try-zinc:
## project
module project (input wrEnable, input [4:0] wrReg, input [4:0] rdReg1, input [4:0] rdReg2, input clk, input [3:0] opCode, input [4:0] shiftAmt, output signed [31:0] result, input selCh, input [31:0] selData);
Size in the first run: about 1,000 flip-flops.
clock: 9.88 ns
lec_check: 0
cap_margin: 20
core_margin: 2
core_utilization: 40
slew_margin: 20
run.sh (not shown) runs the stock make flow with config.mk's settings and CLKGATE_MAP_FILE=.
try-zinc: all stages done; final checks FAILED (setup timing).
Input changes introduced in try-ember (baseline for comparison: try-zinc):
Settings: putting HOLD_SLACK_MARGIN at 0.28 where nothing was set; putting PLACE_DENSITY at 0.64 where nothing was set; putting CORE_ASPECT_RATIO at 1.02 where nothing was set; putting CTS_CLUSTER_SIZE at 35 where nothing was set; putting SETUP_SLACK_MARGIN at 0.65 where nothing was set; putting CELL_PAD_IN_SITES_DETAIL_PLACEMENT at 0 where nothing was set; swapping 40 for 65 in CORE_UTILIZATION; putting MIN_ROUTING_LAYER at met1 where nothing was set; putting TNS_END_PERCENT at 35 where nothing was set; putting CELL_PAD_IN_SITES_GLOBAL_PLACEMENT at 1 where nothing was set; putting MAX_ROUTING_LAYER at met5 where nothing was set; swapping 9.88 for 5.62 in the clock period (ns, I/O delays scaled along).
Findings:
No crash in try-ember: every stage finished, but the layout fails its final checks due to setup timing.
Part of the total power dissipated in combinational logic for try-ember: 7.2 points up relative to try-zinc
The run showing the greater area added between synthesis and finish is try-ember.
Looking at depth of the worst register-to-register path, try-ember sits above try-zinc.
NOTE: fraction of met2 tracks used by global routing in try-ember exceeds that of try-zinc
On try-ember: final hold slack is 0.77 ns lower than what try-zinc gave.
Setup slack in try-ember is smaller than in try-zinc.
The aggregate routed wire length of try-ember exceeds that of try-zinc by 45 mm.
Post-layout instance count excluding filler cells in try-ember is 225 higher than in try-zinc
Higher via count of the first global-routing pass among try-zinc and try-ember: try-ember
The following lists how try-juniper was set up differently from try-ember:
Settings: a change of CORE_UTILIZATION from 65 to 40; a deleted SETUP_SLACK_MARGIN that had been 0.65; a deleted PLACE_DENSITY that had been 0.64; a deleted MAX_ROUTING_LAYER that had been met5; a deleted TNS_END_PERCENT that had been 35; a deleted CORE_ASPECT_RATIO that had been 1.02; a change of MIN_ROUTING_LAYER from met1 to met2; a change of HOLD_SLACK_MARGIN from 0.28 to 0.06; a change of CELL_PAD_IN_SITES_DETAIL_PLACEMENT from 0 to 1; a deleted CELL_PAD_IN_SITES_GLOBAL_PLACEMENT that had been 1; a deleted CTS_CLUSTER_SIZE that had been 35; a change of the clock period (ns, I/O delays scaled along) from 5.62 to 10.0.
[summary]
- try-juniper vs try-ember on setup slack after layout: try-juniper is the higher one.
- Lower leakage dissipation goes to try-juniper over try-ember.
- Taking try-ember as the reference point, the placed instance count of try-juniper rises by 2.7%.
- Wire length of the first global-routing pass across try-juniper and try-ember: no real change.
- Global routing usage summed across all routing layers ended up 4.8 points lower on try-juniper than on try-ember.
- Of try-juniper and try-ember, it is try-juniper that has the lower relative contribution of combinational cells to total power.
- Cell area | try-juniper vs try-ember | try-juniper smaller
- Diff try-ember -> try-juniper | switching power summed over all nets | decrease of 3.0 mW
- Summary: with try-ember as the reference, area of the core region in try-juniper moved up by more than half.
- Although it ran to completion, try-ember produced a layout that fails the final checks because of setup timing.
- Complete run, failing final checks: try-juniper, reason setup timing.
Changes in try-xenon relative to try-juniper:
Settings: swapping 40 for 58 in CORE_UTILIZATION; putting CTS_CLUSTER_SIZE at 50 where nothing was set; clearing HOLD_SLACK_MARGIN, which used to be 0.06; putting SETUP_SLACK_MARGIN at 1.61 where nothing was set; clearing MIN_ROUTING_LAYER, which used to be met2; clearing CELL_PAD_IN_SITES_DETAIL_PLACEMENT, which used to be 1; putting PLACE_DENSITY_LB_ADDON at 0.01 where nothing was set; swapping 10.0 for 5.49 in the clock period (ns, I/O delays scaled along).
### Flow results
- Complete run, failing final checks: try-xenon, reason setup timing.
- On number of storage elements in the synthesis netlist, try-xenon tracks try-juniper almost exactly.
- Signal arrival time at the worst endpoint (lower): try-xenon
- Run comparison: try-xenon worst setup path startpoint rdReg2[0]; try-juniper worst setup path startpoint rdReg1[0]
- For try-juniper, the most crowded layer after global routing was met3, unlike try-xenon, where it was met2.
- Compared with try-juniper, in try-xenon utilization saw an increase, routed wire length now sits higher.
[inputs] try-violet vs try-xenon
Settings: SETUP_SLACK_MARGIN no longer set, was 1.61; CTS_CLUSTER_SIZE no longer set, was 50; PLACE_DENSITY_LB_ADDON no longer set, was 0.01; CORE_UTILIZATION now 34, was 58; the clock period (ns, I/O delays scaled along) now 9.88, was 5.49.
## What came out
- Apart from try-xenon, each of try-xenon and try-violet ends the flow with a layout that passes the timing, DRC and antenna checks.
- STATUS run=try-xenon STAGES=ALL_DONE FINAL_CHECKS=FAILED CAUSE=setup timing
- | core utilization before placement | try-violet vs try-xenon | 24 points lower |
- Relative to try-xenon, half-perimeter wire length after placement has decreased by about 7% in try-violet.
- try-violet against try-xenon: global-route wire length before repair now smaller, least setup slack across all paths after layout now larger, final standard cell area without fillers now smaller, count of clock buffers in the final design now larger, global-route usage now smaller.
Input-level comparison between try-maple and try-violet:
Settings: PLACE_DENSITY_LB_ADDON newly set to 0.01; CTS_CLUSTER_SIZE newly set to 39; CORE_UTILIZATION changed from 34 to 61; SETUP_SLACK_MARGIN newly set to 1.61; the clock period (ns, I/O delays scaled along) changed from 9.88 to 5.49.
==> comparison <==
- try-maple is listed as incomplete: the tool reported an error in 5_1_grt and the run ended there.
- Count of flip-flops with a built-in enable after synthesis: try-violet vs try-maple — no meaningful difference
- try-maple against try-violet: buffer count from post-CTS setup fixing now larger, height of the die dropped 25%, number of instances in the placed design shrank by 150.
- try-maple vs. try-violet: count of instances resized after the clock tree is built up 445, area of the core region shrank by 73,000 µm², depth of the CTS H-tree now sits at about the same level.
- Final weighted congestion of routability-driven global placement ends up higher on try-maple.
- Going from try-violet to try-maple, pre-placement core utilization grows by 27 points.
No activity file was given, so power comes from the tool's default toggle rates.
